## CORDIC_tanInv_sqrt
module CORDIC_tanInv_sqrt(
    output [15:0] X0,   
    output [15:0] Y0,   
    output [15:0] Z0,   
    input  [15:0] Xin,
    input  [15:0] Yin,
    input  [15:0] Zin,   
    input  clk
);
    wire signed [15:0] x_reg [15:0];
    wire signed [15:0] y_reg [15:0];
    wire signed [15:0] z_reg [15:0];
    wire [15:0] x_reg_sh [15:0];
    wire [15:0] y_reg_sh [15:0];
    wire [15:0] sum_x [15:0];
    wire [15:0] sum_y [15:0];
    wire [15:0] sum_z [15:0];
    wire [15:0] y_co;
    wire [15:0] alpha[15:0];
    assign alpha[0]  = 16'h1921;
    assign alpha[1]  = 16'h0ed6;
    assign alpha[2]  = 16'h07d6;
    assign alpha[3]  = 16'h03fa;
    assign alpha[4]  = 16'h01ff;
    assign alpha[5]  = 16'h00ff;
    assign alpha[6]  = 16'h007f;
    assign alpha[7]  = 16'h003f;
    assign alpha[8]  = 16'h001f;
    assign alpha[9]  = 16'h000f;
    assign alpha[10] = 16'h0007;
    assign alpha[11] = 16'h0003;
    assign alpha[12] = 16'h0001;
    assign alpha[13] = 16'h0001;
    assign alpha[14] = 16'h0001;
    assign alpha[15] = 16'h0000;
  ...
Size in the first run: roughly 8400 cells after synthesis, roughly 820 flip-flops, roughly 97 I/O pins, ~0.059 sq mm of cells after synthesis.
Settings: LEC_CHECK=0, ABC_AREA=1, CAP_MARGIN=0, CORE_MARGIN=2, CORE_UTILIZATION=72, CTS_CLUSTER_DIAMETER=238, CTS_CLUSTER_SIZE=10, PLACE_DENSITY=0.4, SLEW_MARGIN=20; clock period 2.53 ns.
run.sh (not shown) runs the stock make flow with config.mk's settings and CLKGATE_MAP_FILE=.
The starting point reached the layout checks and failed them: negative setup slack.
==> next run, changes <==
==> flow/config.mk (replaced) <==
export PLATFORM = sky130hd
export DESIGN_NAME = CORDIC_tanInv_sqrt
export DESIGN_NICKNAME = CORDIC_tanInv_sqrt
export VERILOG_FILES = /design/flow/design.v
export SDC_FILE = /design/flow/constraint.sdc
export NUM_CORES = 4
export LEC_CHECK = 0
export CAP_MARGIN = 20
export CORE_MARGIN = 2
export CORE_UTILIZATION = 40
export CTS_CLUSTER_SIZE = 99
export SETUP_SLACK_MARGIN = 0.88
export SLEW_MARGIN = 20
==> flow/constraint.sdc (replaced) <==
create_clock -name core_clock -period 7.0 [get_ports {clk}]
set_input_delay 1.4000 -clock core_clock [delete_from_list [all_inputs] [get_ports {clk}]]
set_output_delay 1.4000 -clock core_clock [all_outputs]
set_load 0.01 [all_outputs]
Outcome: With this change the flow went through all stages and came out clean. Worst setup slack gets better by 3.4 ns. Non-clock buffer count decreases by 160. Via count drops by a quarter to a third.
==> next run, changes <==
--- a/flow/config.mk
+++ b/flow/config.mk
@@ -8,6 +8,4 @@
 export CAP_MARGIN = 20
 export CORE_MARGIN = 2
-export CORE_UTILIZATION = 40
-export CTS_CLUSTER_SIZE = 99
-export SETUP_SLACK_MARGIN = 0.88
+export CORE_UTILIZATION = 45
 export SLEW_MARGIN = 20
The changed run went through all stages and came out clean; wire length rose by 4.6%; area after synthesis does not change; via count came out higher by 0.44%; maximum frequency stays flat; clock skew went down by 0.014 ns.
==> next run, changes <==
--- a/flow/config.mk
+++ b/flow/config.mk
@@ -6,6 +6,11 @@
 export NUM_CORES = 4
 export LEC_CHECK = 0
+export ABC_AREA = 1
 export CAP_MARGIN = 20
 export CORE_MARGIN = 2
-export CORE_UTILIZATION = 45
+export CORE_UTILIZATION = 72
+export CTS_CLUSTER_DIAMETER = 174
+export CTS_CLUSTER_SIZE = 10
+export PLACE_DENSITY_LB_ADDON = 0.01
 export SLEW_MARGIN = 20
+export TNS_END_PERCENT = 5
==> flow/constraint.sdc (replaced) <==
create_clock -name core_clock -period 2.92 [get_ports {clk}]
set_input_delay 0.5840 -clock core_clock [delete_from_list [all_inputs] [get_ports {clk}]]
set_output_delay 0.5840 -clock core_clock [all_outputs]
set_load 0.01 [all_outputs]
Effect: The new run finished clean. Core utilization rose by 27 points. Worst setup slack is worse by 3.2 ns. Fmax rose by about 30%.

* * *

Setup of run A:
CORDIC_tanInv_sqrt again, from the RTL that the note above started with.
Design CORDIC_tanInv_sqrt, start of the top module:
module CORDIC_tanInv_sqrt(
    output [15:0] X0,   
    output [15:0] Y0,   
    output [15:0] Z0,   
    input  [15:0] Xin,
    input  [15:0] Yin,
    input  [15:0] Zin,   
    input  clk
);
Settings: LEC_CHECK=0, CAP_MARGIN=20, CELL_PAD_IN_SITES_DETAIL_PLACEMENT=2, CELL_PAD_IN_SITES_GLOBAL_PLACEMENT=1, CORE_ASPECT_RATIO=0.92, CORE_MARGIN=3, CORE_UTILIZATION=55, CTS_CLUSTER_DIAMETER=219, CTS_CLUSTER_SIZE=19, GPL_TIMING_DRIVEN=0, MAX_ROUTING_LAYER=met4, SETUP_SLACK_MARGIN=0.88, SLEW_MARGIN=5; clock period 3.8 ns.
The log for run A ends in detailed placement (3_5_place_dp) with error DPL-0033, so the run never completed.
## Diff of input files: run B against run A
# run A
export LEC_CHECK = 0
export CAP_MARGIN = 20
export CELL_PAD_IN_SITES_DETAIL_PLACEMENT = 2
export CELL_PAD_IN_SITES_GLOBAL_PLACEMENT = 1
export CORE_ASPECT_RATIO = 0.92
export CORE_MARGIN = 3
export CORE_UTILIZATION = 55
export CTS_CLUSTER_DIAMETER = 219
export CTS_CLUSTER_SIZE = 19
export GPL_TIMING_DRIVEN = 0
export MAX_ROUTING_LAYER = met4
export SETUP_SLACK_MARGIN = 0.88
export SLEW_MARGIN = 5
create_clock -name core_clock -period 3.8 [get_ports {clk}]
# run B
export LEC_CHECK = 0
export CAP_MARGIN = 15
export CORE_ASPECT_RATIO = 1.65
export CORE_MARGIN = 2
export CORE_UTILIZATION = 45
export CTS_CLUSTER_DIAMETER = 361
export GPL_ROUTABILITY_DRIVEN = 1
export MAX_ROUTING_LAYER = met4
export SLEW_MARGIN = 10
create_clock -name core_clock -period 3.14 [get_ports {clk}]
==> results <==
In summary, run B completed successfully, with a layout that passed the timing, design-rule and antenna checks.
The lower core area of run B and run A is in run A.
Looking at standard-cell row count, run B sits above run A.
Compared run B against run A; share of async-settable or async-resettable flops after synthesis within noise.
Changes observed in run B relative to run A: multiplexer share of the synthesized area neither gained nor lost much, die size higher, mean instance size in the synthesized netlist held, effective utilization at floorplan now sits lower, height of the die increased about 46%.
What run C does differently from run B at the input level:
# run B
export LEC_CHECK = 0
export CAP_MARGIN = 15
export CORE_ASPECT_RATIO = 1.65
export CORE_MARGIN = 2
export CORE_UTILIZATION = 45
export CTS_CLUSTER_DIAMETER = 361
export GPL_ROUTABILITY_DRIVEN = 1
export MAX_ROUTING_LAYER = met4
export SLEW_MARGIN = 10
create_clock -name core_clock -period 3.14 [get_ports {clk}]
# run C
export LEC_CHECK = 0
export CAP_MARGIN = 20
export CORE_MARGIN = 2
export CORE_UTILIZATION = 45
export SLEW_MARGIN = 20
create_clock -name core_clock -period 3.71 [get_ports {clk}]
Findings:
- The final layouts of run C and run B pass the timing, design-rule and antenna checks.
- The higher combined global-route utilization of all metal layers came out of run B.
- Taking run C over run B, the count of clock-buffer cells in the layout ratio works out to 1.09.
- The number of cell rows in run B is 1.3 times that in run C.
- On amount of wire on met3 after detailed routing: between run C and run B, it ends up lower for run B.
- Delta (run C minus run B): final layout net count went down; sequential share of layout area increased by 1.8 points relative to the old numbers.
Inputs modified between run C and run D:
# run C
export LEC_CHECK = 0
export CAP_MARGIN = 20
export CORE_MARGIN = 2
export CORE_UTILIZATION = 45
export SLEW_MARGIN = 20
create_clock -name core_clock -period 3.71 [get_ports {clk}]
# run D
export LEC_CHECK = 0
export CAP_MARGIN = 20
export CORE_MARGIN = 2
export CORE_UTILIZATION = 70
export SLEW_MARGIN = 20
create_clock -name core_clock -period 3.12 [get_ports {clk}]
### Flow results
Run D: full flow OK, the timing, design-rule and antenna checks passed. Run C -> run D: pin count of the biggest net entering global routing decreased by a few percent. For worst-case clock skew, run D and run C come out practically identical. Summary — end-of-flow core utilization, run D relative to run C: higher, by 30 points.

* * *

CORDIC_tanInv_sqrt again, from the RTL that the note above started with.
==> flow/config.mk <==
export PLATFORM = sky130hd
export DESIGN_NAME = CORDIC_tanInv_sqrt
export DESIGN_NICKNAME = CORDIC_tanInv_sqrt
export VERILOG_FILES = /design/flow/design.v
export SDC_FILE = /design/flow/constraint.sdc
export NUM_CORES = 4
export LEC_CHECK = 0
export CAP_MARGIN = 20
export CORE_MARGIN = 2
export CORE_UTILIZATION = 36
export SLEW_MARGIN = 20
==> flow/constraint.sdc <==
create_clock -name core_clock -period 3.71 [get_ports {clk}]
set_input_delay 0.7420 -clock core_clock [delete_from_list [all_inputs] [get_ports {clk}]]
set_output_delay 0.7420 -clock core_clock [all_outputs]
set_load 0.01 [all_outputs]
Next try:
Settings changed: ABC_AREA from default to 1, CAP_MARGIN 20 to 0, CORE_UTILIZATION 36 to 72, CTS_CLUSTER_DIAMETER from default to 238, CTS_CLUSTER_SIZE from default to 100, PLACE_DENSITY from default to 0.4, TNS_END_PERCENT from default to 5.
Clock period 3.71 ns to 2.06 ns, I/O delays scaled along.
Effect:
- Now the flow stopped in global routing (5_1_grt) (ODB-0269)
- die area goes down by 43%
- area after synthesis went up by 13%
- synthesized cell count is higher by 44%
Next try:
Settings changed: ABC_AREA 1 to default, CAP_MARGIN 0 to 15, CORE_ASPECT_RATIO from default to 1.04, CTS_CLUSTER_DIAMETER 238 to 361, CTS_CLUSTER_SIZE 100 to default, GPL_ROUTABILITY_DRIVEN from default to 1, MAX_ROUTING_LAYER from default to met4, PLACE_DENSITY 0.4 to default, SLEW_MARGIN 20 to 10.
Clock period 2.06 ns to 2.96 ns, I/O delays scaled along.
What happened:
- The new run ran to the end with violations: negative setup slack
- area after synthesis shrinks by roughly a tenth
- die size is lower by roughly a tenth
- synthesized cell count shrinks by a quarter to a third
Next try:
Settings changed: CAP_MARGIN 15 to 20, CORE_ASPECT_RATIO 1.04 to default, CORE_UTILIZATION 72 to 70, CTS_CLUSTER_DIAMETER 361 to default, GPL_ROUTABILITY_DRIVEN 1 to default, MAX_ROUTING_LAYER met4 to default, SLEW_MARGIN 10 to 20, TNS_END_PERCENT 5 to default.
Clock period 2.96 ns to 3.41 ns, I/O delays scaled along.
What happened: The changed run ran to the end with no violations. Cell area shrinks by about 7%. Register-to-register slack gains 350 ps. Sequential share of layout area came out higher by 1.9 points. Global-route usage is lower by 5.3 points. Die area went up by about 2.8%.
Next try:
Settings changed: CAP_MARGIN 20 to 15, CORE_ASPECT_RATIO from default to 1.04, CTS_CLUSTER_DIAMETER from default to 361, GPL_ROUTABILITY_DRIVEN from default to 1, MAX_ROUTING_LAYER from default to met4, SETUP_SLACK_MARGIN from default to 0.85, SLEW_MARGIN 20 to 10.
Clock period 3.41 ns to 2.96 ns, I/O delays scaled along.
Result: The new run completed, yet does not pass: negative setup slack; wire length rises by well over a third; die size is about the same; first-iteration DRC count rises by well over a third; setup slack is worse by 520 ps; clock-buffer cell count rises by 2.
Next try:
Settings changed: CORE_UTILIZATION 70 to 72, HOLD_SLACK_MARGIN from default to 0.29, SETUP_SLACK_MARGIN 0.85 to default.
Result: The new run completed, yet does not pass: negative setup slack; synthesized area stays the same; cell area fell by 6.1%; wire length fell by 15%; die size fell by 2.7%; worst setup slack gains 100 ps.

* * *

CORDIC_tanInv_sqrt again, from the RTL that the note above started with.
Settings: LEC_CHECK=0, ABC_AREA=1, CAP_MARGIN=20, CORE_MARGIN=2, CORE_UTILIZATION=72, CTS_CLUSTER_DIAMETER=174, CTS_CLUSTER_SIZE=10, HOLD_SLACK_MARGIN=0.28, PLACE_DENSITY_LB_ADDON=0.01, SETUP_SLACK_MARGIN=0.54, SLEW_MARGIN=20, TNS_END_PERCENT=5; clock period 2.92 ns.
Rerun with:
- ABC_AREA: 1 -> not set
- CORE_UTILIZATION: 72 -> 40
- CTS_CLUSTER_DIAMETER: 174 -> not set
- CTS_CLUSTER_SIZE: 10 -> not set
- HOLD_SLACK_MARGIN: 0.28 -> not set
- PLACE_DENSITY_LB_ADDON: 0.01 -> not set
- SETUP_SLACK_MARGIN: 0.54 -> 1.11
- clock period: 2.92 -> 7.0 ns (I/O delays scaled with it)
The new run went through all stages and came out clean. Cell area came out lower by about 12%. Utilization came out lower by 36 points. Clock-buffer cell count came out higher by 35. Via count came out lower by about 30%.
Rerun with:
- CORE_UTILIZATION: 40 -> 72
- SETUP_SLACK_MARGIN: 1.11 -> not set
- TNS_END_PERCENT: 5 -> not set
- clock period: 7.0 -> 3.74 ns (I/O delays scaled with it)
Worst hold slack stays flat.
Critical path depth stays the same.
Rerun with:
- CORE_UTILIZATION: 72 -> 70
- SETUP_SLACK_MARGIN: not set -> 0.91
- TNS_END_PERCENT: not set -> 5
- clock period: 3.74 -> 3.41 ns (I/O delays scaled with it)
Effect:
- final area grows by 6.9%
- worst hold slack stays flat
- cell count grows by 3.0%
- count of clock-buffer cells in the layout shrinks by 9
- fmax grows by 14%
- worst setup slack improved by 0.098 ns
- via count grows by 4.5%

* * *

== exp/xenon ==
CORDIC_tanInv_sqrt again, from the RTL that the note above started with.
==> flow/design.v (excerpt) <==
module CORDIC_tanInv_sqrt(
    output [15:0] X0,   
    output [15:0] Y0,   
    output [15:0] Z0,   
    input  [15:0] Xin,
    input  [15:0] Yin,
    input  [15:0] Zin,   
    input  clk
);
export LEC_CHECK = 0
export CAP_MARGIN = 15
export CORE_ASPECT_RATIO = 1.04
export CORE_MARGIN = 2
export CORE_UTILIZATION = 70
export CTS_CLUSTER_DIAMETER = 361
export GPL_ROUTABILITY_DRIVEN = 1
export MAX_ROUTING_LAYER = met4
export SLEW_MARGIN = 10
create_clock -name core_clock -period 2.96 [get_ports {clk}]
exp/xenon finished every stage; the final checks, however, were not passed, the failures being negative setup slack.
> inputs changed (exp/xenon -> exp/willow)
# exp/xenon
export LEC_CHECK = 0
export CAP_MARGIN = 15
export CORE_ASPECT_RATIO = 1.04
export CORE_MARGIN = 2
export CORE_UTILIZATION = 70
export CTS_CLUSTER_DIAMETER = 361
export GPL_ROUTABILITY_DRIVEN = 1
export MAX_ROUTING_LAYER = met4
export SLEW_MARGIN = 10
create_clock -name core_clock -period 2.96 [get_ports {clk}]
# exp/willow
export LEC_CHECK = 0
export CAP_MARGIN = 15
export CELL_PAD_IN_SITES_GLOBAL_PLACEMENT = 3
export CORE_ASPECT_RATIO = 1.65
export CORE_MARGIN = 2
export CORE_UTILIZATION = 45
export CTS_CLUSTER_DIAMETER = 361
export GPL_ROUTABILITY_DRIVEN = 1
export MAX_ROUTING_LAYER = met4
export PLACE_DENSITY_LB_ADDON = 0.06
export SLEW_MARGIN = 15
create_clock -name core_clock -period 3.14 [get_ports {clk}]
--- outcome ---
Looking at the reports, exp/willow completed the entire flow and the layout it produced met the timing, design-rule and antenna checks.
The flop share of the area of exp/willow and that of exp/xenon are within noise of each other.
Delta(global-route usage, exp/willow - exp/xenon) < 0
Of exp/willow and exp/xenon, the higher final estimated routing congestion in global placement belongs to exp/xenon.
Of the two values seen for critical path's slowest cell, sky130_fd_sc_hd__or3_1 was produced by exp/xenon and sky130_fd_sc_hd__or3_4 by exp/willow.
Looking at via count of the first global-routing pass, exp/willow sits above exp/xenon.
The lower final worst-path setup slack of exp/willow and exp/xenon is in exp/xenon.
Inputs modified between exp/willow and exp/lagoon:
# exp/willow
export LEC_CHECK = 0
export CAP_MARGIN = 15
export CELL_PAD_IN_SITES_GLOBAL_PLACEMENT = 3
export CORE_ASPECT_RATIO = 1.65
export CORE_MARGIN = 2
export CORE_UTILIZATION = 45
export CTS_CLUSTER_DIAMETER = 361
export GPL_ROUTABILITY_DRIVEN = 1
export MAX_ROUTING_LAYER = met4
export PLACE_DENSITY_LB_ADDON = 0.06
export SLEW_MARGIN = 15
create_clock -name core_clock -period 3.14 [get_ports {clk}]
# exp/lagoon
export LEC_CHECK = 0
export CAP_MARGIN = 15
export CORE_ASPECT_RATIO = 0.91
export CORE_MARGIN = 2
export CORE_UTILIZATION = 72
export CTS_CLUSTER_DIAMETER = 29
export CTS_CLUSTER_SIZE = 45
export GPL_ROUTABILITY_DRIVEN = 1
export MAX_ROUTING_LAYER = met4
export SLEW_MARGIN = 10
export TNS_END_PERCENT = 40
create_clock -name core_clock -period 2.92 [get_ports {clk}]
Results
Between exp/willow and exp/lagoon, post-CTS setup buffer count increased.
Relative to exp/willow, data required time at the worst endpoint has decreased by 90 ps in exp/lagoon.
Nothing crashed in exp/lagoon and all stages finished; the problem is that the final layout failed, the offending checks being max-capacitance violations, max-slew violations, negative setup slack.
For exp/lagoon, the startpoint of the worst setup timing path was vectoring_stages[9].ry.q[15], unlike exp/willow, where it was vectoring_stages[11].ry.q[11].
exp/lagoon vs. exp/willow: design area went up about 7%; register area went up 0.31%.
Changes in exp/delta relative to exp/lagoon:
# exp/lagoon
export LEC_CHECK = 0
export CAP_MARGIN = 15
export CORE_ASPECT_RATIO = 0.91
export CORE_MARGIN = 2
export CORE_UTILIZATION = 72
export CTS_CLUSTER_DIAMETER = 29
export CTS_CLUSTER_SIZE = 45
export GPL_ROUTABILITY_DRIVEN = 1
export MAX_ROUTING_LAYER = met4
export SLEW_MARGIN = 10
export TNS_END_PERCENT = 40
create_clock -name core_clock -period 2.92 [get_ports {clk}]
# exp/delta
export LEC_CHECK = 0
export CAP_MARGIN = 15
export CORE_ASPECT_RATIO = 0.91
export CORE_MARGIN = 2
export CORE_UTILIZATION = 72
export CTS_CLUSTER_DIAMETER = 29
export CTS_CLUSTER_SIZE = 45
export GPL_ROUTABILITY_DRIVEN = 1
export MAX_ROUTING_LAYER = met4
export SETUP_SLACK_MARGIN = 0.79
export SLEW_MARGIN = 10
create_clock -name core_clock -period 2.96 [get_ports {clk}]
Notes after the runs:
exp/delta did not finish; the tool stopped in 5_1_grt with error DPL-0038.
In terms of area after synthesis, exp/lagoon and exp/delta differ only marginally.
The half-perimeter wire length after detailed placement of exp/delta is lower than that of exp/lagoon.
Cmp exp/delta vs exp/lagoon: cell total after placement lower in exp/delta
Against exp/lagoon as the reference, exp/delta delivers a lower placed standard-cell area.
exp/delta vs exp/lagoon, placer's final routability congestion estimate went down by 2.4%.
